==> design.v <==
`timescale 1ns / 1ns  
module paddle_control(
    input clk,
    input en,
    input resetn,
    input [1:0] go,  
	 input [8:0] ball_x,
	 input [7:0] ball_y,
	 output reg [2:0] PADDLE_HIT,
    output reg draw,
	 output reg [8:0] current_state
    );
    reg [8:0] next_state; 
    localparam  BRICK_WIDTH = 8'd16,
					 BRICK_HEIGHT = 8'd8,
					 PADDLE_WIDTH= 8'd32,  
					 PADDLE_HEIGHT = 8'd2,
					 PADDLE_SIZE = 8'd32,
					 PADDLE_Y_POS = 9'd220;    
    always @(posedge clk)
    if(en) begin
		if(resetn) begin
         case (current_state)
					9'd8: current_state <= 2'd2 * go[0] + current_state;  
					9'd280: current_state <= current_state - (2'd2 * go[1]);  
            default: current_state <= (2'd2 * go[0]) - (2'd2 * go[1]) + current_state;  
         endcase
			if (go[0] || go[1]) draw <= 1'b1;
			else draw <= 1'b0;
		end
		if(resetn == 1'b0) begin
			draw <= 1'b1;
			current_state <= 9'd152;
		end
    end  
	 always@(posedge clk) if(en) begin
		PADDLE_HIT <= 0;
		if(ball_y >= PADDLE_Y_POS && ball_y <= PADDLE_Y_POS + 9'd3 && ball_x >= current_state && ball_x <= current_state + PADDLE_WIDTH)  
			PADDLE_HIT <= ((ball_x - current_state) / 9'd8) + 1'b1;
	 end
endmodule
`timescale 1ns / 1ns  
module ball_control(input clk, 
	input en,
	input reset,
	input [2:0] PADDLE_HIT,
	output reg [8:0] x,
	output reg [7:0] y,
	output reg BRICK_HIT,
	output reg [8:0] brick_x,
	output reg [7:0] brick_y
	);
	localparam LEFT_UP = 3'd0, UP_LEFT = 3'd1, UP_RIGHT = 3'd2, RIGHT_UP = 3'd3, LEFT_DOWN = 3'd4, DOWN_LEFT = 3'd5, DOWN_RIGHT = 3'd6, RIGHT_DOWN = 3'd7,
					LEFT_WALL_X = 9'd12,
					TOP_WALL_Y = 8'd20,
					RIGHT_WALL_X = 9'd320 - 9'd12,
					BRICK_WIDTH = 9'd32, BRICK_HEIGHT = 8'd4,
					BRICK_ONE_X = 9'd100, BRICK_ONE_Y = 8'd60,
					BRICK_TWO_X = 9'd150, BRICK_TWO_Y = 8'd60,
					BRICK_THREE_X = 9'd200, BRICK_THREE_Y = 8'd60;
	reg [8:0] d_x;
	reg [7:0] d_y;
	reg [2:0] current_direction;
	reg [1:0] WALL_HIT; 
	reg [2:0] status;  
	always @(posedge clk) if(en) begin
		case(current_direction)
			LEFT_UP: begin
				d_x <= -9'd2;
				d_y <= -8'd1;
			end
			UP_LEFT: begin
				d_x <= -9'd1;
				d_y <= -8'd2;
			end
			UP_RIGHT: begin
				d_x <= 9'd1;
				d_y <= -8'd2;
			end
			RIGHT_UP: begin
				d_x <= 9'd2;
				d_y <= -8'd1;
			end
			LEFT_DOWN: begin
				d_x <= -9'd2;
				d_y <= 8'd1;
			end
			DOWN_LEFT: begin
				d_x <= -9'd1;
				d_y <= 8'd2;
			end
			DOWN_RIGHT: begin
				d_x <= 9'd1;
				d_y <= 8'd2;
			end
			RIGHT_DOWN: begin
				d_x <= 9'd2;
				d_y <= 8'd1;
			end
		endcase
		if(!reset) begin
			x <= 9'd160;
			y <= 8'd218;
			current_direction <= UP_RIGHT; 
			d_x <= 9'd1;
			d_y <= -8'd2;
		end
		if(!reset) begin 
			status <= 3'b111;
			BRICK_HIT <= 1'b0;
		end
		BRICK_HIT <= 1'b0;
		if(y >= BRICK_ONE_Y && y <= (BRICK_ONE_Y + BRICK_HEIGHT) && x >= BRICK_ONE_X && x <= (BRICK_ONE_X + BRICK_WIDTH) && status[0] == 1'b1) begin
			BRICK_HIT <= 1'b1;
			brick_x <= BRICK_ONE_X; brick_y <= BRICK_ONE_Y;
			status[0] <= 1'b0;
			if(current_direction == LEFT_UP || current_direction == UP_LEFT || current_direction == RIGHT_UP || current_direction == UP_RIGHT)
				current_direction <= ((x - BRICK_ONE_X) / 9'd8) + 3'd4;
			else 
				current_direction <= (x - BRICK_ONE_X) / 9'd8;
		end
		if(y >= BRICK_TWO_Y && y <= (BRICK_TWO_Y + BRICK_HEIGHT) && x >= BRICK_TWO_X && x <= (BRICK_TWO_X + BRICK_WIDTH) && status[1] == 1'b1) begin
			BRICK_HIT <= 1'b1;
			brick_x <= BRICK_TWO_X; brick_y <= BRICK_TWO_Y;
			status[1] <= 1'b0;
			if(current_direction == LEFT_UP || current_direction == UP_LEFT || current_direction == RIGHT_UP || current_direction == UP_RIGHT)
				current_direction <= ((x - BRICK_TWO_X) / 9'd8) + 3'd4;
			else 
				current_direction <= (x - BRICK_TWO_X) / 9'd8;
		end
		if(y >= BRICK_THREE_Y && y <= (BRICK_THREE_Y + BRICK_HEIGHT) && x >= BRICK_THREE_X && x <= (BRICK_THREE_X + BRICK_WIDTH) && status[2] == 1'b1) begin
			BRICK_HIT <= 1'b1;
			brick_x <= BRICK_THREE_X; brick_y <= BRICK_THREE_Y;
			status[2] <= 1'b0;
			if(current_direction == LEFT_UP || current_direction == UP_LEFT || current_direction == RIGHT_UP || current_direction == UP_RIGHT)
				current_direction <= ((x - BRICK_THREE_X) / 9'd8) + 3'd4;
			else 
				current_direction <= (x - BRICK_THREE_X) / 9'd8;
		end
		if(reset && PADDLE_HIT !== 0) current_direction <= PADDLE_HIT - 3'b1;
		if(reset && WALL_HIT !== 0) begin
			case(WALL_HIT)
				2'd1: begin case(current_direction)
							LEFT_UP: begin current_direction <= RIGHT_UP;
											d_x <= 9'd2;
											d_y <= -8'd1;
										end
							UP_LEFT: begin current_direction <= UP_RIGHT;
											d_x <= 9'd1;
											d_y <= -8'd2;
										end
							LEFT_DOWN: begin current_direction <= RIGHT_DOWN;
												d_x <= 9'd2;
												d_y <= 8'd1;
											end
							DOWN_LEFT: begin current_direction <= DOWN_RIGHT;
												d_x <= 9'd1;
												d_y <= 8'd2;
											end
						endcase
					end
				2'd2: begin case(current_direction)
							LEFT_UP: begin current_direction <= LEFT_DOWN;
											d_x <= -9'd2;
											d_y <= 8'd1;
										end
							UP_LEFT: begin current_direction <= DOWN_LEFT;
											d_x <= -9'd1;
											d_y <= 8'd2;
										end
							RIGHT_UP: begin current_direction <= RIGHT_DOWN;
											d_x <= 9'd2;
											d_y <= 8'd1;
										end
							UP_RIGHT: begin current_direction <= DOWN_RIGHT;
												d_x <= 9'd1;
												d_y <= 8'd2;
										end
						endcase
					end
				2'd3: begin case(current_direction)
							RIGHT_UP: begin current_direction <= LEFT_UP;
											d_x <= -9'd2;
											d_y <= -8'd1;
										end
							UP_RIGHT: begin current_direction <= UP_LEFT;
											d_x <= -9'd1;
											d_y <= -8'd2;
										end
							RIGHT_DOWN: begin current_direction <= LEFT_DOWN;
												d_x <= -9'd2;
												d_y <= 8'd1;
										end
							DOWN_RIGHT: begin current_direction <= DOWN_LEFT;
												d_x <= -9'd2;
												d_y <= 8'd1;
										end
						endcase
					end
			endcase
		end
		if(reset) begin 
			x <= x + d_x;
			y <= y + d_y;
		end
		if(y >= 8'd235 && y <= 8'd240) begin
			d_x <= 1'b0;
			d_y <= 1'b0;
		end
	end
	always @(posedge clk) if(en) begin
		if(!reset) WALL_HIT <= 2'b0;
		else begin
			if(x <= LEFT_WALL_X) WALL_HIT <= 2'd1; 
			else begin
				if(y <= TOP_WALL_Y) WALL_HIT <= 2'd2;
				else begin
					if(x >= RIGHT_WALL_X) WALL_HIT <= 2'd3;
					else WALL_HIT <= 2'b0;
				end
			end
		end
	end
endmodule
`timescale 1ns / 1ns  
module new_draw(input clk,
	input reset,
	input [8:0] paddle_pos,
	input p_draw,
	input [8:0] ball_x,
	input [7:0] ball_y,
	input fps,
	input BRICK_HIT,
	input [8:0] brick_x,
	input [7:0] brick_y,
	output reg [8:0] x,
	output reg [7:0] y,
	output reg [2:0] color,
	output reg wren);
	reg [30:0] current_state, next_state;	
	reg [8:0] current_paddle;
	reg [8:0] current_ball_x;
	reg [7:0] current_ball_y;
	reg [3:0] current_brick;
	reg paddle_draw;
	reg ball_draw;
	reg brick_hit;
	reg [15:0] wall_draw_progress;
	reg [6:0] paddle_draw_progress;
	reg [31:0] reset_progress;
	reg [8:0] brick_draw_progress;
	localparam  PADDLE_SIZE = 8'd64,
					INIT = 32'd0,
					LEFT_WALL_FINISHED = INIT + 32'd1920,
					TOP_WALL_FINISHED = LEFT_WALL_FINISHED + 32'd2560,
					RIGHT_WALL_FINISHED = TOP_WALL_FINISHED + 32'd1920,
					DRAW_BRICKS = RIGHT_WALL_FINISHED + 1,
					BRICKS_FINISHED = DRAW_BRICKS + 32'd128,
					WAIT = BRICKS_FINISHED + 1'd1,
					PADDLE_ERASE_START = WAIT + 1'd1,
					PADDLE_DRAW_START = PADDLE_ERASE_START + PADDLE_SIZE + 1'd1,
					PADDLE_CYCLE_END = PADDLE_DRAW_START + PADDLE_SIZE + 1'd1,
					BALL_ERASE = PADDLE_CYCLE_END + 1,
					BALL_DRAW = BALL_ERASE + 2'd2,
					BALL_CYCLE_END = BALL_DRAW + 2'd2,
					RESET_START = BRICK_ERASE_END + 1'b1,
					RESET_END = RESET_START + 32'd76800,
					BRICK_ERASE_START = BALL_CYCLE_END + 1'b1,
					BRICK_ERASE_END = BRICK_ERASE_START + 8'd128;
	always @(posedge clk) begin
		case (current_state)
			WAIT: next_state <= ball_draw ? BALL_ERASE : (paddle_draw ? PADDLE_ERASE_START: WAIT);  
			PADDLE_CYCLE_END: next_state <= (ball_draw ? BALL_ERASE : WAIT);
			BALL_CYCLE_END: next_state <= (brick_hit ? BRICK_ERASE_START : WAIT);
			BRICKS_FINISHED: begin
				if(current_brick < 3'd3) next_state <= DRAW_BRICKS;
				else next_state <= WAIT;
			end
			BRICK_ERASE_END: next_state <= (paddle_draw ? PADDLE_ERASE_START : WAIT);
			RESET_END: next_state <= INIT;
			default: next_state <= current_state + 1'd1;
		endcase			
		if(!reset) begin
			current_state <= INIT;
		end
		else current_state <= next_state;
	end
	always @(posedge clk) begin
		if(fps) ball_draw <= 1'b1;
		if(BRICK_HIT) brick_hit <= 1'b1;
		if(!reset) begin 
			brick_hit <= 1'b0;
			current_brick <= 3'b0;
		end
		case (current_state)
			INIT: begin 
				wall_draw_progress <= 16'd0;
				wren <= 1'b1;
			end	
			LEFT_WALL_FINISHED: begin
				wall_draw_progress <= 16'd0;
			end
			TOP_WALL_FINISHED: begin
				wall_draw_progress <= 16'd0;
			end
			WAIT: begin
				paddle_draw <= p_draw;
				wren <= 1'b0;
			end
			PADDLE_ERASE_START: begin 
				wren <= 1'b1;
				paddle_draw_progress <= 6'd0;
			end
			PADDLE_DRAW_START: begin
				paddle_draw_progress <= 6'd0;
				current_paddle <= paddle_pos;
			end
			PADDLE_CYCLE_END: paddle_draw <= 1'b0;
			BALL_ERASE: wren <= 1'b1;
			BALL_DRAW: begin
				current_ball_x <= ball_x;
				current_ball_y <= ball_y;
			end
			BALL_CYCLE_END: ball_draw <= 1'b0;
			RESET_START: begin 
				wren <= 1'b1;
				reset_progress <= 32'd0;
				y <= 8'd8;
			end
			DRAW_BRICKS: begin 
				wren <= 1'b1;
				brick_draw_progress <= 9'd0;
				current_brick <= current_brick + 1'b1;
			end
			BRICKS_FINISHED: wren <= 1'b0;
			BRICK_ERASE_START: brick_draw_progress <= 9'd0;
			BRICK_ERASE_END: brick_hit <= 1'b0;
			default: begin
				if(INIT < current_state && current_state < LEFT_WALL_FINISHED) begin
					color <= 3'b100;
					x <= wall_draw_progress % 4'd8;
					y <= wall_draw_progress / 4'd8;
				end
				if(LEFT_WALL_FINISHED < current_state && current_state < TOP_WALL_FINISHED) begin
					color <= 3'b100;
					x <= wall_draw_progress % 9'd320;
					y <= wall_draw_progress / 9'd320;
				end
				if(TOP_WALL_FINISHED < current_state && current_state < RIGHT_WALL_FINISHED) begin
					color <= 3'b100;
					x <= 9'd320 - (wall_draw_progress % 4'd8);
					y <= wall_draw_progress / 4'd8;
				end
				if(PADDLE_ERASE_START < current_state && current_state < PADDLE_DRAW_START) begin
					color <= 3'b000;
					x <= current_paddle + (paddle_draw_progress % 6'd32);
					y <= 9'd220 + (paddle_draw_progress / 6'd32);
				end
				if(PADDLE_DRAW_START < current_state && current_state < PADDLE_CYCLE_END) begin
					color <= 3'b001;
					x <= current_paddle + (paddle_draw_progress % 6'd32);
					y <= 9'd220 + (paddle_draw_progress / 6'd32);
				end
				if(BALL_ERASE < current_state && current_state < BALL_DRAW) begin
					color <= 3'b000;
					x <= current_ball_x;
					y <= current_ball_y;
				end
				if(BALL_DRAW < current_state && current_state < BALL_CYCLE_END) begin
					color <= 3'b010;
					x <= current_ball_x;
					y <= current_ball_y;
				end
				if(RESET_START < current_state && current_state < RESET_END) begin
					color<= 3'b000;
					x <= reset_progress % 9'd320;
					y <= reset_progress / 9'd320;
				end
				if(DRAW_BRICKS < current_state && current_state < BRICKS_FINISHED && current_brick == 4'd1) begin
					color <= 3'b110;
					x <= 9'd100 + (brick_draw_progress % 9'd32);
					y <= 8'd60 + (brick_draw_progress / 8'd32);
				end
				if(DRAW_BRICKS < current_state && current_state < BRICKS_FINISHED && current_brick == 4'd2) begin
					color <= 3'b110;
					x <= 9'd150 + (brick_draw_progress % 9'd32);
					y <= 8'd60 + (brick_draw_progress / 8'd32);
				end
				if(DRAW_BRICKS < current_state && current_state < BRICKS_FINISHED && current_brick == 4'd3) begin
					color <= 3'b110;
					x <= 9'd200 + (brick_draw_progress % 9'd32);
					y <= 8'd60 + (brick_draw_progress / 8'd32);
				end
				if(BRICK_ERASE_START < current_state && current_state < BRICK_ERASE_END) begin
					wren <= 1'b1;
					color <= 3'b000;
					x <= brick_x + (brick_draw_progress % 9'd32);
					y <= brick_y + (brick_draw_progress / 8'd32);
				end
				wall_draw_progress <= wall_draw_progress + 1'b1;
				paddle_draw_progress <= paddle_draw_progress + 1'b1;
				reset_progress <= reset_progress + 1'b1;
				brick_draw_progress <= brick_draw_progress + 1'b1;
			end
		endcase
		if(!reset) begin
			x <= 9'd0;
			y <= 8'd0;
			color <= 3'b000;
			paddle_draw <= 1'b0;
			current_paddle <= 9'd152;
			current_ball_x <= 9'd160;
			current_ball_y <= 8'd218;
		end
	end
endmodule
`timescale 1ns / 1ns  
module breakout
	(
		input         clk,
		input         resetn,        
		input  [1:0]  go,            
		input         paddle_tick,   
		input         ball_tick,     
		output [8:0]  x,
		output [7:0]  y,
		output [2:0]  colour,
		output        plot
	);
	 wire draw_paddle;
	 wire[8:0] paddle_pos;
	 wire[8:0] ball_x; wire [7:0] ball_y;
	 wire[2:0] BALL_HIT;
	 wire BRICK_HIT;
	 wire [8:0] brick_x;
	 wire [7:0] brick_y;
	 wire fps_clock = paddle_tick | ~resetn;
	 wire thirty_clock = ball_tick | ~resetn;
	paddle_control PC(.clk(clk), .en(fps_clock), .resetn(resetn), .go(go), .ball_x(ball_x), .ball_y(ball_y), .draw(draw_paddle), .current_state(paddle_pos), .PADDLE_HIT(BALL_HIT));
	ball_control BC(.clk(clk), .en(thirty_clock), .reset(resetn), .x(ball_x), .y(ball_y), .PADDLE_HIT(BALL_HIT), .BRICK_HIT(BRICK_HIT), .brick_x(brick_x), .brick_y(brick_y));
	new_draw ND(.clk(clk), .reset(resetn), .paddle_pos(paddle_pos), .p_draw(draw_paddle), .ball_x(ball_x), .ball_y(ball_y), .x(x), .y(y), .color(colour), .wren(plot), .fps(thirty_clock), .BRICK_HIT(BRICK_HIT), .brick_x(brick_x), .brick_y(brick_y));
endmodule
==> run.sh <==
#!/bin/bash
# the make line also repeats each setting of config.mk as NAME=value (left out here)
make -C /OpenROAD-flow-scripts/flow DESIGN_CONFIG=/design/flow/config.mk WORK_HOME=/design/flow/orfs CLKGATE_MAP_FILE= finish
==> config.mk <==
export PLATFORM = sky130hd
export DESIGN_NAME = breakout
export DESIGN_NICKNAME = breakout
export VERILOG_FILES = /design/flow/design.v
export SDC_FILE = /design/flow/constraint.sdc
export NUM_CORES = 4
export LEC_CHECK = 0
export ABC_AREA = 1
export CAP_MARGIN = 20
export CORE_MARGIN = 2
export CORE_UTILIZATION = 66
export HOLD_SLACK_MARGIN = 0.26
export SETUP_SLACK_MARGIN = 1.87
export SLEW_MARGIN = 20
==> constraint.sdc <==
create_clock -name core_clock -period 6.72 [get_ports {clk}]
set_input_delay 1.3440 -clock core_clock [delete_from_list [all_inputs] [get_ports {clk}]]
set_output_delay 1.3440 -clock core_clock [all_outputs]
set_load 0.01 [all_outputs]
==> results of run 1 <==
per-layer routing:
metal  part of all wire  up-vias  global-route usage
met2               0.44     1864               0.701
met1               0.33     9041               0.492
met5             0.0059        -                   0
met3               0.13      645              0.0818
li1                   -     8520                   -
met4              0.089       12               0.192
what timing repair did:
action	in CTS	in global routing
buffers inserted	22	21
pin swaps	29	104
setup endpoints to repair	20	20
gates resized	75	129
metrics by stage:
stage	hold slack, ns	power, mW
2_1_floorplan	0.390	2.99
3_3_place_gp	0.391	3.36
3_5_place_dp	0.396	3.47
4_1_cts	0.413	4.98
5_1_grt	0.430	5.35
6_report	0.414	5.15
layout make-up:
| cell class | count | area [um^2] | area share |
|---|---|---|---|
| diodes | 7 | 17.5 | 0.000824 |
| clock buffers | 34 | 752 | 0.0354 |
| clock inverters | 15 | 140 | 0.00659 |
| inverters | 405 | 1520 | 0.0716 |
| multi-input cells | 1670 | 10100 | 0.473 |
| flip-flops and latches | 236 | 5910 | 0.278 |
| well taps | 330 | 413 | 0.0194 |
| repair buffers | 312 | 2450 | 0.115 |
==> run notes, run 1 <==
run results: outcome complete, but fails checks, Blocking Checks setup timing, XOR-XNOR Cells, Area Fraction 0.0308, Crit path buffers/inverters 11, Dominant combinational family simple AND/OR/NAND/NOR gates, most area-hungry cell type in the Yosys netlist sky130_fd_sc_hd__edfxtp_1, fin nets 2742, tally of yosys warning messages 3, drc violations 0, post-synthesis cell type with the largest instance count sky130_fd_sc_hd__nand2_1, endpoint arrival time on the critical path 13.59 ns, category of the critical setup timing path flop to flop, Tightest Pin Transition 1.24 ns, half-perimeter wire length after detailed placement 38.1 mm, nature of the critical path startpoint flop, relative area change from synthesis to final layout 26.5%, share of total power in combinational logic 0.316, Inserted Clock Buffers 27, top post-synthesis cells by count sky130_fd_sc_hd__nand2_1 (417), sky130_fd_sc_hd__inv_1 (385), sky130_fd_sc_hd__nor2_1 (239), sky130_fd_sc_hd__a21oi_1 (157), sky130_fd_sc_hd__nand3_1 (150), reg2reg path depth 93, placer's final routability congestion estimate 1.04, iteration tally of the first detailed-router pass 17, clock-pin slew on the worst setup and hold paths 0.06 ns, share of synthesized cell area in full adder, half adder and majority cells 0.0648, Routed Antenna Nets 0, proportion of power drawn by flip-flops and latches 0.386, final cycle utilization of the critical path 1.95, combinational-cell power consumption 1.62 mW, Max Cap Violations 0, Critical-path top delay cell sky130_fd_sc_hd__nor4_1, final critical path time including I/O delays and setup 13.12 ns, fraction of registers with async set or reset after synthesis 0, Chip Height 164 um, total length of routed wires 67.9 mm, average wire per standard cell 22.6 um, Synth Area in Simple Gates 0.297, final hold violations 0, Required @ worst endpoint 7.20 ns, clock insertion delay at the later pin of the skew report 0.56 ns, leakage power 10.3 nW, Longest Clk Path Bufs 3, Layout Utilization 0.847, PwrDens 242 nW/um^2, worst r2r src ND.current_state[18], relative slew slack 0.168, placeable core region 25100 um^2, Dominant cell area share 0.209, stage-log warning count 51, TritonCTS clock tree yes, Yosys Chip Area 16800 um^2, Starting Density 0.669, cells after synthesis 2356, I/O Pins 27, cell with the most instances on the worst path sky130_fd_sc_hd__nand2_4, count of hold buffers inserted by post-cts repair 0, via density per instance 6.67, wire length of the first global-routing pass 87.3 mm, quantity of I/O buffers inserted on ports 26, net switching power 1.91 mW, CP Launch Point ND.current_state[18], capture point of the worst reg-to-reg path ND.x[8], Post-synth EDFFs 117, CP Max Fanout 20, maximum ir drop on the vdd rail 0.336 mV, Pwr top sequential cells, initial detailed-routing violation count 3181, register bit total from synthesis 236, number of rows created at floorplan 58, fraction of power spent switching nets 0.372, clock network fraction of design power 0.299, number of antenna violations at the first check in global routing 7, origin of the worst min-delay path ND.next_state[9], Placement Cell Area 19200 um^2, top cells by area, synth sky130_fd_sc_hd__edfxtp_1 (21%), sky130_fd_sc_hd__dfxtp_1 (14%), sky130_fd_sc_hd__nand2_1 (9.3%), vias in the first global route 17500, maximum number of pins on one net before global-route repair 90, post-synth cell types 63, power consumed by the clock network 1.54 mW, DP Cell Count 2910, average size of a mapped cell 7.13 um^2, Vias 20100, count of placed standard cells in the final layout, fillers left out 3009, smallest setup slack after layout -6.40 ns, master cell of the clock root buffer sky130_fd_sc_hd__clkbuf_16, cell class contributing the biggest share of worst-path delay simple AND/OR/NAND/NOR gates, logic depth of the worst setup path including buffers 93, Synthesized Nets 2446, Achievable Freq 76.2 MHz, end point of the worst hold path ND.current_state[9], Final Cell Area 21300 um^2, multiplexer share of the synthesized area 0, post-route clock skew 0.0176 ns, total of fill cells in the finished design 1386, yosys cell count 2356, Final TNS setup -54.95 ns, Most used DFF post-synth sky130_fd_sc_hd__dfxtp_1, grt ovf 0, number of clock sinks seen by CTS 236, type of element capturing the critical path flop, setup slack after placement -3.49 ns, Mapped Area 16800 um^2, setup slack of the worst register-to-register path -6.40 ns, horizontal die size 164 um, CTS H-tree lvls 1, number of max-slew violations in the final report 0, Internal Pwr Total 3.23 mW, number of cells traversed by the worst hold path 2, proportion of synthesized chip area in sequential cells 0.351, Die Outline Area 26700 um^2, Hold/Removal Path Class flop to flop, Synth Area in Compound Gates 0.154, Final Setup Violations 11, CP peak stage delay 0.37 ns, Critical Path Sink ND.x[8], aggregate global-route resource usage 0.408, unrepaired setup endpoints after global routing yes, sequential-cell power consumption 1.98 mW
==> run 2: changes to the inputs <==
ABC_AREA = default   (was 1)
CORE_UTILIZATION = 71   (was 66)
CTS_CLUSTER_DIAMETER = 308   (was default)
CTS_CLUSTER_SIZE = 10   (was default)
HOLD_SLACK_MARGIN = default   (was 0.26)
SETUP_SLACK_MARGIN = 1.54   (was 1.87)
clock period = 5.18 ns   (was 6.72 ns; I/O delays follow)
==> run 2 against run 1 <==
The run now fails in global routing. Synthesized cell count is 6.9% lower. Synthesized area is 6.0% higher. Die area is 1.4% lower.
==> run notes, run 2 <==
run results: fraction of registers with async set or reset after synthesis 0, Synth Area in Simple Gates 0.263, multiplexer share of the synthesized area 0.0217, yosys cell count 2193, outcome did not finish, top cells by area, synth sky130_fd_sc_hd__edfxtp_1 (20%), sky130_fd_sc_hd__dfxtp_1 (13%), sky130_fd_sc_hd__ha_1 (5.5%), CTS H-tree lvls 1, placer's final routability congestion estimate 0.990, number of clock sinks seen by CTS 236, post-synth cell types 112, Die Outline Area 26400 um^2, share of synthesized cell area in full adder, half adder and majority cells 0.0611, aggregate global-route resource usage 1.00, average size of a mapped cell 8.12 um^2, Dominant cell area share 0.197, I/O Pins 27, Most used DFF post-synth sky130_fd_sc_hd__dfxtp_1, last stage reached global routing, placeable core region 24500 um^2, Synthesized Nets 2283, top post-synthesis cells by count sky130_fd_sc_hd__nor2_1 (260), sky130_fd_sc_hd__nand2_1 (248), sky130_fd_sc_hd__dfxtp_1 (119), sky130_fd_sc_hd__a21oi_1 (118), sky130_fd_sc_hd__edfxtp_1 (117), tally of yosys warning messages 3, post-synthesis cell type with the largest instance count sky130_fd_sc_hd__nor2_1, most area-hungry cell type in the Yosys netlist sky130_fd_sc_hd__edfxtp_1, Longest Clk Path Bufs 3, Yosys Chip Area 17800 um^2, register bit total from synthesis 236, Log Error [ERROR GRT-0232] Routing congestion too high. Check the congestion heatmap in the GUI., grt ovf 2179, XOR-XNOR Cells, Area Fraction 0.0674, horizontal die size 162 um, Post-synth EDFFs 117, Dominant combinational family simple AND/OR/NAND/NOR gates, Starting Density 0.728, proportion of synthesized chip area in sequential cells 0.331, Synth Area in Compound Gates 0.211, number of rows created at floorplan 57, Chip Height 162 um, cells after synthesis 2193, Placement Cell Area 20200 um^2, half-perimeter wire length after detailed placement 39.6 mm, quantity of I/O buffers inserted on ports 26, Inserted Clock Buffers 27, master cell of the clock root buffer sky130_fd_sc_hd__clkbuf_16, DP Cell Count 2699, Mapped Area 17800 um^2
==> run 2: metrics by stage <==
| step | TNS [ns] | total power [mW] | setup slack (ns) | hold WS, ns | utilization |
|---|---|---|---|---|---|
| after floorplan | -12.59 | 4.43 | -1.67 | 0.412 | - |
| after global placement | -17.71 | 5.02 | -2.11 | 0.414 | 0.827 |
| after detailed placement | -20.40 | 5.21 | -2.38 | 0.418 | 0.827 |
| after CTS | -18.22 | 7.34 | -2.10 | 0.434 | 0.908 |
==> run 2: what timing repair did <==
item / in CTS
pin swaps: 85
buffers inserted: 56
hold buffers: 0
gates resized: 159
cloned: 2
endpoints found under the setup margin: 104
==> run 2: routing by layer <==
| layer | overflow | GRT usage |
|---|---|---|
| met5 | 7 | 0.473 |
| met2 | 1571 | 1.29 |
| met3 | 33 | 0.764 |
| met1 | 24 | 0.896 |
| met4 | 544 | 1.17 |
==> run 3: changes to the inputs <==
CELL_PAD_IN_SITES_DETAIL_PLACEMENT = 0   (was default)
CORE_ASPECT_RATIO = 0.6   (was default)
CORE_MARGIN = 3   (was 2)
CORE_UTILIZATION = 40   (was 71)
CTS_CLUSTER_DIAMETER = 280   (was 308)
CTS_CLUSTER_SIZE = default   (was 10)
GPL_ROUTABILITY_DRIVEN = 0   (was default)
HOLD_SLACK_MARGIN = -0.1   (was default)
MAX_ROUTING_LAYER = met4   (was default)
MIN_ROUTING_LAYER = met1   (was default)
PLACE_DENSITY_LB_ADDON = 0.14   (was default)
SETUP_SLACK_MARGIN = 0.42   (was 1.54)
SLEW_MARGIN = 40   (was 20)
TNS_END_PERCENT = 20   (was default)
clock period = 7.89 ns   (was 5.18 ns; I/O delays follow)
==> run 3 against run 2 <==
Now clean on timing, DRC and antenna. Synthesized cell count unchanged. Synthesized area did not move. Die area grew 79%.
==> run notes, run 3 <==
run results: fraction of power spent switching nets 0.375, vias in the first global route 16000, CP Max Fanout 10, Crit path buffers/inverters 6, fraction of registers with async set or reset after synthesis 0, top cells by area, synth sky130_fd_sc_hd__edfxtp_1 (20%), sky130_fd_sc_hd__dfxtp_1 (13%), sky130_fd_sc_hd__ha_1 (5.5%), drc violations 0, nature of the critical path startpoint flop, Synth Area in Simple Gates 0.263, multiplexer share of the synthesized area 0.0217, type of element capturing the critical path flop, net switching power 1.72 mW, Most used DFF post-synth sky130_fd_sc_hd__dfxtp_1, Dominant cell area share 0.197, most area-hungry cell type in the Yosys netlist sky130_fd_sc_hd__edfxtp_1, number of clock sinks seen by CTS 236, quantity of I/O buffers inserted on ports 26, Final Setup Violations 0, Required @ worst endpoint 8.38 ns, total of fill cells in the finished design 4176, share of total power in combinational logic 0.348, total power 4.59 mW, relative slew slack 0.439, CP peak stage delay 0.59 ns, tally of yosys warning messages 3, hold slack final 0.426 ns, grt ovf 0, capture point of the worst reg-to-reg path ND.x[7], worst r2r src ND.reset_progress[27], power consumed by the clock network 1.19 mW, Final TNS setup 0 ns, outcome timing/DRC/antenna clean, Max Cap Violations 0, leakage power 8.04 nW, cells after synthesis 2193, yosys cell count 2193, TritonCTS clock tree yes, Tightest Pin Transition 0.818 ns, total length of routed wires 56.8 mm, DP Cell Count 2774, reg2reg path depth 33, Die Outline Area 47200 um^2, Yosys Chip Area 17800 um^2, Mapped Area 17800 um^2, clock-pin slew on the worst setup and hold paths 0.07 ns, average size of a mapped cell 8.12 um^2, Dominant combinational family simple AND/OR/NAND/NOR gates, master cell of the clock root buffer sky130_fd_sc_hd__clkbuf_16, origin of the worst min-delay path ND.next_state[28], sequential-cell power consumption 1.80 mW, end point of the worst hold path ND.current_state[28], iteration tally of the first detailed-router pass 6, cell class contributing the biggest share of worst-path delay AND-OR/OR-AND gates, average wire per standard cell 19.9 um, initial detailed-routing violation count 1888, Critical Path Sink ND.x[7], horizontal die size 278 um, XOR-XNOR Cells, Area Fraction 0.0674, maximum number of pins on one net before global-route repair 51, post-synthesis cell type with the largest instance count sky130_fd_sc_hd__nor2_1, share of synthesized cell area in full adder, half adder and majority cells 0.0611, Post-synth EDFFs 117, fin nets 2351, aggregate global-route resource usage 0.243, unrepaired setup endpoints after global routing yes, Starting Density 0.408, Inserted Clock Buffers 25, Internal Pwr Total 2.86 mW, proportion of power drawn by flip-flops and latches 0.394, relative area change from synthesis to final layout 16.4%, CTS H-tree lvls 1, Hold/Removal Path Class flop to flop, setup slack after placement -0.226 ns, half-perimeter wire length after detailed placement 41.3 mm, number of rows created at floorplan 59, clock insertion delay at the later pin of the skew report 0.57 ns, top post-synthesis cells by count sky130_fd_sc_hd__nor2_1 (260), sky130_fd_sc_hd__nand2_1 (248), sky130_fd_sc_hd__dfxtp_1 (119), sky130_fd_sc_hd__a21oi_1 (118), sky130_fd_sc_hd__edfxtp_1 (117), register bit total from synthesis 236, Critical-path top delay cell sky130_fd_sc_hd__or4b_4, PwrDens 221 nW/um^2, CP Launch Point ND.reset_progress[27], Synthesized Nets 2283, count of placed standard cells in the final layout, fillers left out 2859, Synth Area in Compound Gates 0.211, Chip Height 169 um, count of hold buffers inserted by post-cts repair 0, setup slack of the worst register-to-register path 0.17 ns, category of the critical setup timing path flop to flop, I/O Pins 27, proportion of synthesized chip area in sequential cells 0.331, clock network fraction of design power 0.259, number of antenna violations at the first check in global routing 0, endpoint arrival time on the critical path 8.22 ns, Routed Antenna Nets 0, placeable core region 43600 um^2, cell with the most instances on the worst path sky130_fd_sc_hd__o211ai_1, Longest Clk Path Bufs 3, Vias 17100, smallest setup slack after layout 0.166 ns, wire length of the first global-routing pass 90.4 mm, logic depth of the worst setup path including buffers 33, post-route clock skew 0.0483 ns, final antenna diode count 0, final critical path time including I/O delays and setup 7.72 ns, number of cells traversed by the worst hold path 1, number of max-slew violations in the final report 0, Achievable Freq 129 MHz, Pwr top sequential cells, final cycle utilization of the critical path 0.979, stage-log warning count 47, maximum ir drop on the vdd rail 0.158 mV, combinational-cell power consumption 1.60 mW, post-synth cell types 112, final hold violations 0, via density per instance 5.99
[run 3: layer usage]
layer | wire length, um | vias to the layer above | GRT usage
met5 | 0 | - | -
met1 | 28600 | 8160 | 0.376
met4 | 981 | 0 | 0.0415
met3 | 5600 | 69 | 0.0550
met2 | 21600 | 760 | 0.318
li1 | - | 8147 | -
[run 3: through the flow]
stage / cell area, um^2 / utilization
after global placement: 19100 / 0.437
after global routing: 20700 / 0.476
after detailed placement: 19100 / 0.438
after floorplan: 17800 / -
after CTS: 20700 / 0.474
final: 20700 / 0.476
[run 3: cell type report]
cell class	count	area, um^2	share of cell area
Multi-Input combinational cell	1758	11700	0.564
Sequential cell	236	5900	0.284
Timing Repair Buffer	159	1310	0.0629
Tap cell	579	724	0.0349
Clock buffer	31	709	0.0342
Inverter	81	304	0.0147
Clock inverter	15	109	0.00525
[run 3: what timing repair did]
item | in CTS | in global routing
buffers inserted | 35 | 1
cloned | 3 | 0
endpoints found under the setup margin | 7 | 8
pin swaps | 43 | 7
resized | 88 | 10
==> run 4: changes to the inputs <==
CELL_PAD_IN_SITES_DETAIL_PLACEMENT = default   (was 0)
CORE_ASPECT_RATIO = default   (was 0.6)
CORE_MARGIN = 2   (was 3)
CORE_UTILIZATION = 58   (was 40)
CTS_CLUSTER_DIAMETER = default   (was 280)
GPL_ROUTABILITY_DRIVEN = default   (was 0)
HOLD_SLACK_MARGIN = default   (was -0.1)
MAX_ROUTING_LAYER = default   (was met4)
MIN_ROUTING_LAYER = default   (was met1)
PLACE_DENSITY_LB_ADDON = default   (was 0.14)
SETUP_SLACK_MARGIN = default   (was 0.42)
TNS_END_PERCENT = default   (was 20)
clock period = 10.8 ns   (was 7.89 ns; I/O delays follow)
==> run 4 against run 3 <==
Still clean on timing, DRC and antenna. Total power shrank 28%. Design area shrank 7.9%. First-iteration DRC count shrank 28%. Combinational power shrank 34%. Final cell count shrank 11%. Synthesized area is the same.
==> run notes, run 4 <==
run results: Hold/Removal Path Class flop to flop, post-route clock skew 0.0168 ns, clock-pin slew on the worst setup and hold paths 0.06 ns, grt ovf 0, proportion of synthesized chip area in sequential cells 0.331, Mapped Area 17800 um^2, Required @ worst endpoint 11.20 ns, placeable core region 30400 um^2, relative area change from synthesis to final layout 7.30%, initial detailed-routing violation count 1359, post-CTS resize count 0, yosys cell count 2193, Critical Path Sink ND.x[6], DP Cell Count 2508, combinational-cell power consumption 1.06 mW, CP Max Fanout 24, nature of the critical path startpoint flop, outcome timing/DRC/antenna clean, most area-hungry cell type in the Yosys netlist sky130_fd_sc_hd__edfxtp_1, quantity of I/O buffers inserted on ports 26, capture point of the worst reg-to-reg path ND.x[6], Dominant cell area share 0.197, wire length of the first global-routing pass 80.1 mm, Vias 16500, relative slew slack 0.428, number of clock sinks seen by CTS 236, power consumed by the clock network 0.904 mW, Dominant combinational family simple AND/OR/NAND/NOR gates, number of antenna violations at the first check in global routing 0, Yosys Chip Area 17800 um^2, XOR-XNOR Cells, Area Fraction 0.0674, master cell of the clock root buffer sky130_fd_sc_hd__clkbuf_16, CP peak stage delay 0.69 ns, TritonCTS clock tree yes, count of placed standard cells in the final layout, fillers left out 2558, drc violations 0, tally of yosys warning messages 3, Placement Cell Area 18200 um^2, fraction of registers with async set or reset after synthesis 0, Synth Area in Compound Gates 0.211, cells after synthesis 2193, Max Cap Violations 0, share of total power in combinational logic 0.322, unrepaired setup endpoints after global routing no, net switching power 1.18 mW, worst r2r src ND.reset_progress[27], Tightest Pin Transition 0.858 ns, final antenna diode count 0, Critical-path top delay cell sky130_fd_sc_hd__edfxtp_1, logic depth of the worst setup path including buffers 27, multiplexer share of the synthesized area 0.0217, PwrDens 172 nW/um^2, Longest Clk Path Bufs 3, Post-CTS Setup Inserts 0, Starting Density 0.585, horizontal die size 179 um, final hold violations 0, number of max-slew violations in the final report 0, I/O Pins 27, via density per instance 6.44, leakage power 7.40 nW, Final TNS setup 0 ns, cell class contributing the biggest share of worst-path delay AND-OR/OR-AND gates, total of fill cells in the finished design 2682, end point of the worst hold path ND.current_state[3], Post-synth EDFFs 117, post-synth cell types 112, endpoint arrival time on the critical path 9.58 ns, Routed Antenna Nets 0, origin of the worst min-delay path ND.next_state[3], Achievable Freq 109 MHz, Pwr top sequential cells, top cells by area, synth sky130_fd_sc_hd__edfxtp_1 (20%), sky130_fd_sc_hd__dfxtp_1 (13%), sky130_fd_sc_hd__ha_1 (5.5%), maximum number of pins on one net before global-route repair 78, Chip Height 179 um, category of the critical setup timing path flop to flop, fraction of power spent switching nets 0.359, maximum ir drop on the vdd rail 0.173 mV, Synth Area in Simple Gates 0.263, vias in the first global route 15400, share of synthesized cell area in full adder, half adder and majority cells 0.0611, type of element capturing the critical path flop, average wire per standard cell 19.2 um, reg2reg path depth 27, iteration tally of the first detailed-router pass 5, Most used DFF post-synth sky130_fd_sc_hd__dfxtp_1, count of hold buffers inserted by post-cts repair 0, register bit total from synthesis 236, CP Launch Point ND.reset_progress[27], hold slack final 0.430 ns, fin nets 2231, clock network fraction of design power 0.275, Crit path buffers/inverters 1, final critical path time including I/O delays and setup 9.18 ns, half-perimeter wire length after detailed placement 35.8 mm, stage-log warning count 48, proportion of power drawn by flip-flops and latches 0.403, aggregate global-route resource usage 0.306, Internal Pwr Total 2.11 mW, Final Setup Violations 0, top post-synthesis cells by count sky130_fd_sc_hd__nor2_1 (260), sky130_fd_sc_hd__nand2_1 (248), sky130_fd_sc_hd__dfxtp_1 (119), sky130_fd_sc_hd__a21oi_1 (118), sky130_fd_sc_hd__edfxtp_1 (117), Synthesized Nets 2283, sequential-cell power consumption 1.32 mW, final cycle utilization of the critical path 0.850, setup slack of the worst register-to-register path 1.62 ns, Die Outline Area 32100 um^2, number of cells traversed by the worst hold path 1, average size of a mapped cell 8.12 um^2, number of rows created at floorplan 64, placer's final routability congestion estimate 0.939, Final Cell Area 19100 um^2, clock insertion delay at the later pin of the skew report 0.54 ns, post-synthesis cell type with the largest instance count sky130_fd_sc_hd__nor2_1, total length of routed wires 49.2 mm, CTS H-tree lvls 1, Inserted Clock Buffers 27
[run 4: metrics by stage]
stage | power, mW | util | worst slack [ns]
5_1_grt | 3.50 | 0.628 | 1.06
3_5_place_dp | 2.38 | 0.599 | 1.87
4_1_cts | 3.28 | 0.628 | 1.84
6_report | 3.29 | 0.628 | 1.62
3_3_place_gp | 2.34 | 0.598 | 2.06
2_1_floorplan | 2.11 | - | 3.85
[run 4: area by class of cell]
| cell class | count | area, um^2 | share of cell area |
|---|---|---|---|
| sequential | 236 | 5900 | 0.308 |
| clock buffer | 38 | 747 | 0.0391 |
| tap | 396 | 495 | 0.0259 |
| timing repair buffer | 39 | 353 | 0.0185 |
| clock inverter | 12 | 118 | 0.00615 |
| multi-input combinational | 1756 | 11200 | 0.586 |
| inverter | 81 | 304 | 0.0159 |
[run 4: routing by layer]
layer / vias up / track usage / part of all wire
met3: 106 / 0.0314 / 0.055
met4: 0 / 0.0934 / 0.030
met2: 569 / 0.523 / 0.48
met5: - / 0 / 0
met1: 7894 / 0.409 / 0.44
li1: 7908 / - / -
==> run 5: changes to the inputs <==
CELL_PAD_IN_SITES_DETAIL_PLACEMENT = 0   (was default)
CORE_ASPECT_RATIO = 0.6   (was default)
CORE_MARGIN = 3   (was 2)
CORE_UTILIZATION = 40   (was 58)
CTS_CLUSTER_DIAMETER = 138   (was default)
GPL_ROUTABILITY_DRIVEN = 0   (was default)
HOLD_SLACK_MARGIN = -0.1   (was default)
MAX_ROUTING_LAYER = met5   (was default)
MIN_ROUTING_LAYER = met1   (was default)
PLACE_DENSITY_LB_ADDON = 0.08   (was default)
SETUP_SLACK_MARGIN = 1.41   (was default)
clock period = 5.28 ns   (was 10.8 ns; I/O delays follow)
==> run 5 against run 4 <==
The layout now fails its checks (setup timing). Clock skew rose by 0.0098 ns. Largest power group is now combinational cells. Synthesized cell count did not move. Via count rose by 11%. Register-to-register slack got worse by 4.0 ns. Global-route usage fell by 5.6 points. Clock power rose by 110%.
==> run notes, run 5 <==
run results: share of total power in combinational logic 0.372, origin of the worst min-delay path ND.next_state[2], combinational gate area 12400 um^2, relative area change from synthesis to final layout 32.1%, endpoint arrival time on the critical path 8.09 ns, type of element capturing the critical path flop, TritonCTS clock tree yes, maximum number of pins on one net before global-route repair 49, relative slew slack 0.471, outcome complete, but fails checks, half-perimeter wire length after detailed placement 45.3 mm, Max Cap Violations 0, tally of yosys warning messages 3, number of clock sinks seen by CTS 236, horizontal die size 278 um, vias in the first global route 16700, Most used DFF post-synth sky130_fd_sc_hd__dfxtp_1, Synth Area in Simple Gates 0.263, Achievable Freq 131 MHz, count of hold buffers inserted by post-cts repair 0, average wire per standard cell 19.8 um, final cycle utilization of the critical path 1.44, most area-hungry cell type in the Yosys netlist sky130_fd_sc_hd__edfxtp_1, Inserted Clock Buffers 26, Post-synth EDFFs 117, Synthesized Nets 2283, cell with the most instances on the worst path sky130_fd_sc_hd__buf_6, Crit path buffers/inverters 8, reg2reg path depth 34, share of synthesized cell area in full adder, half adder and majority cells 0.0611, Routed Antenna Nets 0, post-synthesis cell type with the largest instance count sky130_fd_sc_hd__nor2_1, grt ovf 0, aggregate global-route resource usage 0.250, Required @ worst endpoint 5.76 ns, CTS H-tree lvls 1, Final Cell Area 23500 um^2, register bit total from synthesis 236, clock network fraction of design power 0.259, multiplexer share of the synthesized area 0.0217, unrepaired setup endpoints after global routing yes, Starting Density 0.408, capture point of the worst reg-to-reg path ND.x[6], number of cells traversed by the worst hold path 1, setup slack of the worst register-to-register path -2.34 ns, WL met1 31.8 mm, final hold violations 0, XOR-XNOR Cells, Area Fraction 0.0674, Dominant cell area share 0.197, number of antenna violations at the first check in global routing 0, leakage power 9.52 nW, post-synth cell types 112, maximum ir drop on the vdd rail 0.292 mV, fraction of registers with async set or reset after synthesis 0, nature of the critical path startpoint flop, yosys cell count 2193, smallest setup slack after layout -2.34 ns, number of rows created at floorplan 59, top cells by area, synth sky130_fd_sc_hd__edfxtp_1 (20%), sky130_fd_sc_hd__dfxtp_1 (13%), sky130_fd_sc_hd__ha_1 (5.5%), Yosys Chip Area 17800 um^2, top post-synthesis cells by count sky130_fd_sc_hd__nor2_1 (260), sky130_fd_sc_hd__nand2_1 (248), sky130_fd_sc_hd__dfxtp_1 (119), sky130_fd_sc_hd__a21oi_1 (118), sky130_fd_sc_hd__edfxtp_1 (117), number of max-slew violations in the final report 0, WL met3 5.61 mm, wire length of the first global-routing pass 94.9 mm, Final TNS setup -20.02 ns, final antenna diode count 0, stage-log warning count 49, Synth Area in Compound Gates 0.211, cells after synthesis 2193, I/O Pins 27, fin nets 2611, Placement Cell Area 20800 um^2, Vias 18300, cell class contributing the biggest share of worst-path delay AND-OR/OR-AND gates, post-route clock skew 0.0266 ns, Final Setup Violations 11, via density per instance 5.88, setup slack after placement -2.64 ns, Chip Height 169 um, CP Launch Point ND.reset_progress[28], PwrDens 308 nW/um^2, top routing layer in use met4, Mapped Area 17800 um^2, Layout Utilization 0.540, Sequential cell area 5900 um^2, proportion of power drawn by flip-flops and latches 0.369, CP peak stage delay 0.54 ns, CP Max Fanout 7, Longest Clk Path Bufs 3, Pwr top combinational cells, clock-pin slew on the worst setup and hold paths 0.07 ns, sequential-cell power consumption 2.67 mW, Critical Path Sink ND.x[6], worst r2r src ND.reset_progress[28], end point of the worst hold path ND.current_state[2], net switching power 2.68 mW, iteration tally of the first detailed-router pass 7, category of the critical setup timing path flop to flop, initial detailed-routing violation count 2075, Die Outline Area 47200 um^2, master cell of the clock root buffer sky130_fd_sc_hd__clkbuf_16, Internal Pwr Total 4.56 mW, total of fill cells in the finished design 3999, average size of a mapped cell 8.12 um^2, routed length on met2 23.4 mm, Critical-path top delay cell sky130_fd_sc_hd__edfxtp_1, combinational-cell power consumption 2.69 mW, Hold/Removal Path Class flop to flop, quantity of I/O buffers inserted on ports 26, Blocking Checks setup timing, power consumed by the clock network 1.88 mW, logic depth of the worst setup path including buffers 34, proportion of synthesized chip area in sequential cells 0.331, fraction of power spent switching nets 0.370, total length of routed wires 61.9 mm, Tightest Pin Transition 0.778 ns, clock insertion delay at the later pin of the skew report 0.56 ns, Dominant combinational family simple AND/OR/NAND/NOR gates, final critical path time including I/O delays and setup 7.62 ns, placeable core region 43600 um^2, drc violations 0
run 5: metal layers:
metal / GRT usage / vias to the layer above
li1: - / 8661
met1: 0.409 / 8811
met2: 0.335 / 793
met3: 0.0473 / 71
met4: 0.0456 / 0
met5: 0 / -
run 5: cell type report:
| type | instances | area share |
|---|---|---|
| clock inverter | 9 | 0.00266 |
| inverter | 81 | 0.0130 |
| clock buffer | 38 | 0.0344 |
| timing repair buffer | 420 | 0.144 |
| tap | 579 | 0.0308 |
| multi-input combinational | 1756 | 0.525 |
| sequential | 236 | 0.251 |
run 5: stage by stage:
step                hold WS [ns]  total power, mW  cells
CTS                        0.423             7.14   3089
finish                     0.422             7.24   3119
global route               0.447             7.70   3119
detailed placement         0.417             5.14   2981
floorplan                  0.412             4.35   2193
global placement           0.413             5.08   2979
run 5: repair_timing:
| action | 4_1_cts | 5_1_grt |
|---|---|---|
| hold endpoints to repair | 0 | 0 |
| pin swaps | 60 | 59 |
| gates resized | 146 | 113 |
| buffers inserted | 60 | 30 |
| cloned | 1 | 0 |
| setup endpoints to repair | 67 | 46 |
==> run 6: changes to the inputs <==
ABC_AREA = 1   (was default)
CAP_MARGIN = 0   (was 20)
CELL_PAD_IN_SITES_DETAIL_PLACEMENT = 2   (was 0)
CORE_ASPECT_RATIO = default   (was 0.6)
CORE_MARGIN = 2   (was 3)
CORE_UTILIZATION = 38   (was 40)
CTS_CLUSTER_DIAMETER = default   (was 138)
GPL_ROUTABILITY_DRIVEN = 1   (was 0)
GPL_TIMING_DRIVEN = 0   (was default)
HOLD_SLACK_MARGIN = default   (was -0.1)
MAX_ROUTING_LAYER = default   (was met5)
MIN_ROUTING_LAYER = met2   (was met1)
PLACE_DENSITY_LB_ADDON = 0.17   (was 0.08)
SETUP_SLACK_MARGIN = 0.1   (was 1.41)
SLEW_MARGIN = 20   (was 40)
TNS_END_PERCENT = 75   (was default)
clock period = 7.43 ns   (was 5.28 ns; I/O delays follow)
==> run 6 against run 5 <==
The flow now stops in global routing. Synthesized cell count is 7.4% higher. Synthesized area is 5.7% lower. Die area is 2.7% lower.
==> run notes, run 6 <==
run results: outcome did not finish, last stage reached global routing, Log Error [ERROR GRT-0232] Routing congestion too high. Check the congestion heatmap in the GUI., placer's final routability congestion estimate 0.974, tally of yosys warning messages 3, Chip Height 214 um, grt ovf 499, Post-synth EDFFs 117, Longest Clk Path Bufs 3, placeable core region 43900 um^2, Mapped Area 16800 um^2, average size of a mapped cell 7.13 um^2, CTS H-tree lvls 1, Synth Area in Simple Gates 0.297, Inserted Clock Buffers 29, number of clock sinks seen by CTS 236, share of synthesized cell area in full adder, half adder and majority cells 0.0648, Starting Density 0.382, Dominant cell area share 0.209, master cell of the clock root buffer sky130_fd_sc_hd__clkbuf_16, count of hold buffers inserted by post-cts repair 0, proportion of synthesized chip area in sequential cells 0.351, top post-synthesis cells by count sky130_fd_sc_hd__nand2_1 (417), sky130_fd_sc_hd__inv_1 (385), sky130_fd_sc_hd__nor2_1 (239), sky130_fd_sc_hd__a21oi_1 (157), sky130_fd_sc_hd__nand3_1 (150), quantity of I/O buffers inserted on ports 25, top cells by area, synth sky130_fd_sc_hd__edfxtp_1 (21%), sky130_fd_sc_hd__dfxtp_1 (14%), sky130_fd_sc_hd__nand2_1 (9.3%), Most used DFF post-synth sky130_fd_sc_hd__dfxtp_1, XOR-XNOR Cells, Area Fraction 0.0308, Dominant combinational family simple AND/OR/NAND/NOR gates, most area-hungry cell type in the Yosys netlist sky130_fd_sc_hd__edfxtp_1, cells after synthesis 2356, aggregate global-route resource usage 0.845, DP Cell Count 2977, yosys cell count 2356, post-synth cell types 63, post-synthesis cell type with the largest instance count sky130_fd_sc_hd__nand2_1, horizontal die size 214 um, fraction of registers with async set or reset after synthesis 0, half-perimeter wire length after detailed placement 54.7 mm, Yosys Chip Area 16800 um^2, I/O Pins 27, Synth Area in Compound Gates 0.154, Die Outline Area 45900 um^2, register bit total from synthesis 236, number of rows created at floorplan 77, Synthesized Nets 2446, multiplexer share of the synthesized area 0
==> run 6: through the flow <==
step | setup slack (ns) | hold WS [ns] | power [mW] | setup TNS, ns | area, um^2
after floorplan | -1.51 | 0.390 | 2.70 | -8.27 | 16900
after global placement | -3.75 | 0.393 | 3.05 | -40.53 | 17900
after detailed placement | -5.11 | 0.405 | 3.21 | -43.46 | 18000
after CTS | -3.48 | 0.412 | 4.77 | -28.26 | 20500
==> run 6: routing by layer <==
layer	overflow	GRT usage
met3	330	0.937
met4	43	0.676
met2	56	0.861
met5	70	0.764
met1	-	-
==> run 6: repair_timing <==
item	in CTS
setup buffers	81
resized	239
endpoints found under the setup margin	11
pin swaps	108
cloned	0
==> run 7: changes to the inputs <==
CAP_MARGIN = 20   (was 0)
CELL_PAD_IN_SITES_DETAIL_PLACEMENT = default   (was 2)
CORE_UTILIZATION = 68   (was 38)
CTS_CLUSTER_SIZE = 13   (was default)
GPL_ROUTABILITY_DRIVEN = default   (was 1)
GPL_TIMING_DRIVEN = default   (was 0)
MIN_ROUTING_LAYER = default   (was met2)
PLACE_DENSITY_LB_ADDON = default   (was 0.17)
SETUP_SLACK_MARGIN = -0.44   (was 0.1)
TNS_END_PERCENT = default   (was 75)
clock period = 7.0 ns   (was 7.43 ns; I/O delays follow)
==> run 7 against run 6 <==
The flow again stops in global routing. Synthesized area unchanged. Die area down 43%. Synthesized cell count unchanged.
==> run notes, run 7 <==
run results: outcome did not finish, last stage reached global routing, post-synthesis cell type with the largest instance count sky130_fd_sc_hd__nand2_1, master cell of the clock root buffer sky130_fd_sc_hd__clkbuf_16, Inserted Clock Buffers 26, Synth Area in Simple Gates 0.297, Starting Density 0.691, Dominant combinational family simple AND/OR/NAND/NOR gates, Yosys Chip Area 16800 um^2, placer's final routability congestion estimate 1.01, XOR-XNOR Cells, Area Fraction 0.0308, top post-synthesis cells by count sky130_fd_sc_hd__nand2_1 (417), sky130_fd_sc_hd__inv_1 (385), sky130_fd_sc_hd__nor2_1 (239), sky130_fd_sc_hd__a21oi_1 (157), sky130_fd_sc_hd__nand3_1 (150), yosys cell count 2356, horizontal die size 161 um, Chip Height 161 um, half-perimeter wire length after detailed placement 39.0 mm, register bit total from synthesis 236, most area-hungry cell type in the Yosys netlist sky130_fd_sc_hd__edfxtp_1, fraction of registers with async set or reset after synthesis 0, share of synthesized cell area in full adder, half adder and majority cells 0.0648, placeable core region 24300 um^2, cells after synthesis 2356, count of hold buffers inserted by post-cts repair 0, quantity of I/O buffers inserted on ports 26, I/O Pins 27, post-synth cell types 63, proportion of synthesized chip area in sequential cells 0.351, multiplexer share of the synthesized area 0, Post-synth EDFFs 117, CTS H-tree lvls 1, average size of a mapped cell 7.13 um^2, Mapped Area 16800 um^2, number of clock sinks seen by CTS 236, number of rows created at floorplan 57, tally of yosys warning messages 3, Die Outline Area 26000 um^2, DP Cell Count 2907, Most used DFF post-synth sky130_fd_sc_hd__dfxtp_1, top cells by area, synth sky130_fd_sc_hd__edfxtp_1 (21%), sky130_fd_sc_hd__dfxtp_1 (14%), sky130_fd_sc_hd__nand2_1 (9.3%), Synth Area in Compound Gates 0.154, Longest Clk Path Bufs 3, Synthesized Nets 2446, Dominant cell area share 0.209
run 7: through the flow:
step / worst slack, ns / cell area, um^2
2_1_floorplan: -1.94 / 16900
3_3_place_gp: -2.29 / 19300
3_5_place_dp: -3.31 / 19300
4_1_cts: -3.11 / 20800
run 7: timing repair:
action                                  in CTS
endpoints found under the setup margin      11
gates resized                               84
buffers inserted                            43
pin swaps                                   44
==> run 8: changes to the inputs <==
ABC_AREA = default   (was 1)
CORE_UTILIZATION = 71   (was 68)
CTS_CLUSTER_SIZE = default   (was 13)
SETUP_SLACK_MARGIN = 1.01   (was -0.44)
clock period = 5.18 ns   (was 7.0 ns; I/O delays follow)
==> run 8 against run 7 <==
The flow again stops in global routing. Die area is 1.5% higher. Synthesized cell count shrank 6.9%. Synthesized area up 6.0%.
==> run notes, run 8 <==
run results: Mapped Area 17800 um^2, Most used DFF post-synth sky130_fd_sc_hd__dfxtp_1, fraction of registers with async set or reset after synthesis 0, master cell of the clock root buffer sky130_fd_sc_hd__clkbuf_16, yosys cell count 2193, Post-synth EDFFs 117, last stage reached global routing, proportion of synthesized chip area in sequential cells 0.331, Synth Area in Compound Gates 0.211, number of clock sinks seen by CTS 236, placer's final routability congestion estimate 1.01, multiplexer share of the synthesized area 0.0217, Log Error [ERROR GRT-0232] Routing congestion too high. Check the congestion heatmap in the GUI., Dominant combinational family simple AND/OR/NAND/NOR gates, number of rows created at floorplan 57, register bit total from synthesis 236, share of synthesized cell area in full adder, half adder and majority cells 0.0611, Die Outline Area 26400 um^2, XOR-XNOR Cells, Area Fraction 0.0674, I/O Pins 27, outcome did not finish, top cells by area, synth sky130_fd_sc_hd__edfxtp_1 (20%), sky130_fd_sc_hd__dfxtp_1 (13%), sky130_fd_sc_hd__ha_1 (5.5%), cells after synthesis 2193, top post-synthesis cells by count sky130_fd_sc_hd__nor2_1 (260), sky130_fd_sc_hd__nand2_1 (248), sky130_fd_sc_hd__dfxtp_1 (119), sky130_fd_sc_hd__a21oi_1 (118), sky130_fd_sc_hd__edfxtp_1 (117), grt ovf 33, CTS H-tree lvls 1, Longest Clk Path Bufs 3, Synthesized Nets 2283, Starting Density 0.728, half-perimeter wire length after detailed placement 40.3 mm, Inserted Clock Buffers 24, horizontal die size 162 um, post-synth cell types 112, Yosys Chip Area 17800 um^2, post-synthesis cell type with the largest instance count sky130_fd_sc_hd__nor2_1, tally of yosys warning messages 3, most area-hungry cell type in the Yosys netlist sky130_fd_sc_hd__edfxtp_1, count of hold buffers inserted by post-cts repair 0, Synth Area in Simple Gates 0.263, aggregate global-route resource usage 0.697, DP Cell Count 2699, placeable core region 24500 um^2, Dominant cell area share 0.197, average size of a mapped cell 8.12 um^2, quantity of I/O buffers inserted on ports 26, Chip Height 162 um
==> run 8: metrics by stage <==
stage | hold WS [ns] | area [um^2] | utilization | setup WS, ns
CTS | 0.437 | 22000 | 0.898 | -2.10
detailed placement | 0.423 | 20200 | 0.827 | -2.37
floorplan | 0.412 | 18000 | - | -1.67
global placement | 0.413 | 20200 | 0.827 | -2.11
==> run 8: metal layers <==
metal	GRT usage	overflow
met1	0.699	0
met2	0.907	9
met3	0.478	3
met4	0.724	21
met5	0.114	0
==> run 8: what timing repair did <==
| action | CTS |
|---|---|
| resized | 125 |
| buffers inserted | 41 |
| pin swaps | 55 |
| endpoints found under the setup margin | 23 |
| cloned | 4 |
==> run 9: changes to the inputs <==
ABC_AREA = 1   (was default)
CORE_UTILIZATION = 68   (was 71)
CTS_CLUSTER_SIZE = 13   (was default)
SETUP_SLACK_MARGIN = 1.78   (was 1.01)
clock period = 6.77 ns   (was 5.18 ns; I/O delays follow)
==> run 9 against run 8 <==
The flow again stops in global routing. Die area shrank 1.5%. Synthesized cell count grew 7.4%. Synthesized area shrank 5.7%.
==> run notes, run 9 <==
run results: master cell of the clock root buffer sky130_fd_sc_hd__clkbuf_16, average size of a mapped cell 7.13 um^2, proportion of synthesized chip area in sequential cells 0.351, yosys cell count 2356, tally of yosys warning messages 3, XOR-XNOR Cells, Area Fraction 0.0308, Longest Clk Path Bufs 3, number of rows created at floorplan 57, Most used DFF post-synth sky130_fd_sc_hd__dfxtp_1, post-synth cell types 63, quantity of I/O buffers inserted on ports 26, last stage reached global routing, Mapped Area 16800 um^2, half-perimeter wire length after detailed placement 39.3 mm, top cells by area, synth sky130_fd_sc_hd__edfxtp_1 (21%), sky130_fd_sc_hd__dfxtp_1 (14%), sky130_fd_sc_hd__nand2_1 (9.3%), Synth Area in Simple Gates 0.297, DP Cell Count 2905, Starting Density 0.691, cells after synthesis 2356, Dominant combinational family simple AND/OR/NAND/NOR gates, Die Outline Area 26000 um^2, Yosys Chip Area 16800 um^2, setup slack after placement -3.53 ns, top post-synthesis cells by count sky130_fd_sc_hd__nand2_1 (417), sky130_fd_sc_hd__inv_1 (385), sky130_fd_sc_hd__nor2_1 (239), sky130_fd_sc_hd__a21oi_1 (157), sky130_fd_sc_hd__nand3_1 (150), Inserted Clock Buffers 26, I/O Pins 27, post-synthesis cell type with the largest instance count sky130_fd_sc_hd__nand2_1, horizontal die size 161 um, most area-hungry cell type in the Yosys netlist sky130_fd_sc_hd__edfxtp_1, Synthesized Nets 2446, CTS H-tree lvls 1, fraction of registers with async set or reset after synthesis 0, Placement Cell Area 19200 um^2, Post-synth EDFFs 117, register bit total from synthesis 236, multiplexer share of the synthesized area 0, share of synthesized cell area in full adder, half adder and majority cells 0.0648, Synth Area in Compound Gates 0.154, Dominant cell area share 0.209, Chip Height 161 um, placeable core region 24300 um^2, number of clock sinks seen by CTS 236, placer's final routability congestion estimate 0.992, outcome did not finish
[run 9: repair_timing]
item	in CTS
hold buffers	0
setup endpoints to repair	20
cloned	1
setup buffers	39
pin swaps	37
resized	114
==> run 10: changes to the inputs <==
CORE_UTILIZATION = 72   (was 68)
CTS_CLUSTER_DIAMETER = 396   (was default)
CTS_CLUSTER_SIZE = default   (was 13)
PLACE_DENSITY = 0.38   (was default)
SETUP_SLACK_MARGIN = default   (was 1.78)
clock period = 8.68 ns   (was 6.77 ns; I/O delays follow)
==> run 10 against run 9 <==
The flow again stops in global routing. Die area is 5.4% lower. Synthesized area is the same. Synthesized cell count did not move.
==> run notes, run 10 <==
run results: Synth Area in Compound Gates 0.154, cells after synthesis 2356, post-synthesis cell type with the largest instance count sky130_fd_sc_hd__nand2_1, Chip Height 157 um, tally of yosys warning messages 3, Mapped Area 16800 um^2, number of rows created at floorplan 55, yosys cell count 2356, fraction of registers with async set or reset after synthesis 0, CTS H-tree lvls 1, placeable core region 22800 um^2, Synth Area in Simple Gates 0.297, Synthesized Nets 2446, I/O Pins 27, post-synth cell types 63, half-perimeter wire length after detailed placement 38.1 mm, number of clock sinks seen by CTS 236, DP Cell Count 2830, Longest Clk Path Bufs 3, most area-hungry cell type in the Yosys netlist sky130_fd_sc_hd__edfxtp_1, top post-synthesis cells by count sky130_fd_sc_hd__nand2_1 (417), sky130_fd_sc_hd__inv_1 (385), sky130_fd_sc_hd__nor2_1 (239), sky130_fd_sc_hd__a21oi_1 (157), sky130_fd_sc_hd__nand3_1 (150), average size of a mapped cell 7.13 um^2, Dominant combinational family simple AND/OR/NAND/NOR gates, Log Error [ERROR GRT-0232] Routing congestion too high. Check the congestion heatmap in the GUI., placer's final routability congestion estimate 1.06, Most used DFF post-synth sky130_fd_sc_hd__dfxtp_1, Dominant cell area share 0.209, proportion of synthesized chip area in sequential cells 0.351, Inserted Clock Buffers 26, Starting Density 0.738, multiplexer share of the synthesized area 0, outcome did not finish, grt ovf 8, Die Outline Area 24600 um^2, horizontal die size 157 um, last stage reached global routing, top cells by area, synth sky130_fd_sc_hd__edfxtp_1 (21%), sky130_fd_sc_hd__dfxtp_1 (14%), sky130_fd_sc_hd__nand2_1 (9.3%), share of synthesized cell area in full adder, half adder and majority cells 0.0648, register bit total from synthesis 236, master cell of the clock root buffer sky130_fd_sc_hd__clkbuf_16, quantity of I/O buffers inserted on ports 26, Post-synth EDFFs 117, aggregate global-route resource usage 0.768, Yosys Chip Area 16800 um^2, XOR-XNOR Cells, Area Fraction 0.0308
## run 10: timing repair
action                                  4_1_cts
resized                                      66
endpoints found under the setup margin        8
buffers inserted                             43
endpoints found under the hold margin         0
hold buffers                                  0
pin swaps                                    47
## run 10: stage by stage
stage | area [um^2] | hold WS [ns] | total power, mW | setup WS (ns)
4_1_cts | 20100 | 0.412 | 3.86 | -1.45
3_5_place_dp | 18700 | 0.399 | 2.66 | -1.58
3_3_place_gp | 18700 | 0.391 | 2.55 | -0.661
2_1_floorplan | 16900 | 0.390 | 2.31 | -0.258
## run 10: metal layers
metal | overflow | global-route usage
met1 | 0 | 0.780
met2 | 1 | 0.915
met3 | 1 | 0.635
met4 | 4 | 0.720
met5 | 2 | 0.387
Power is estimated from default activity; no workload was simulated.
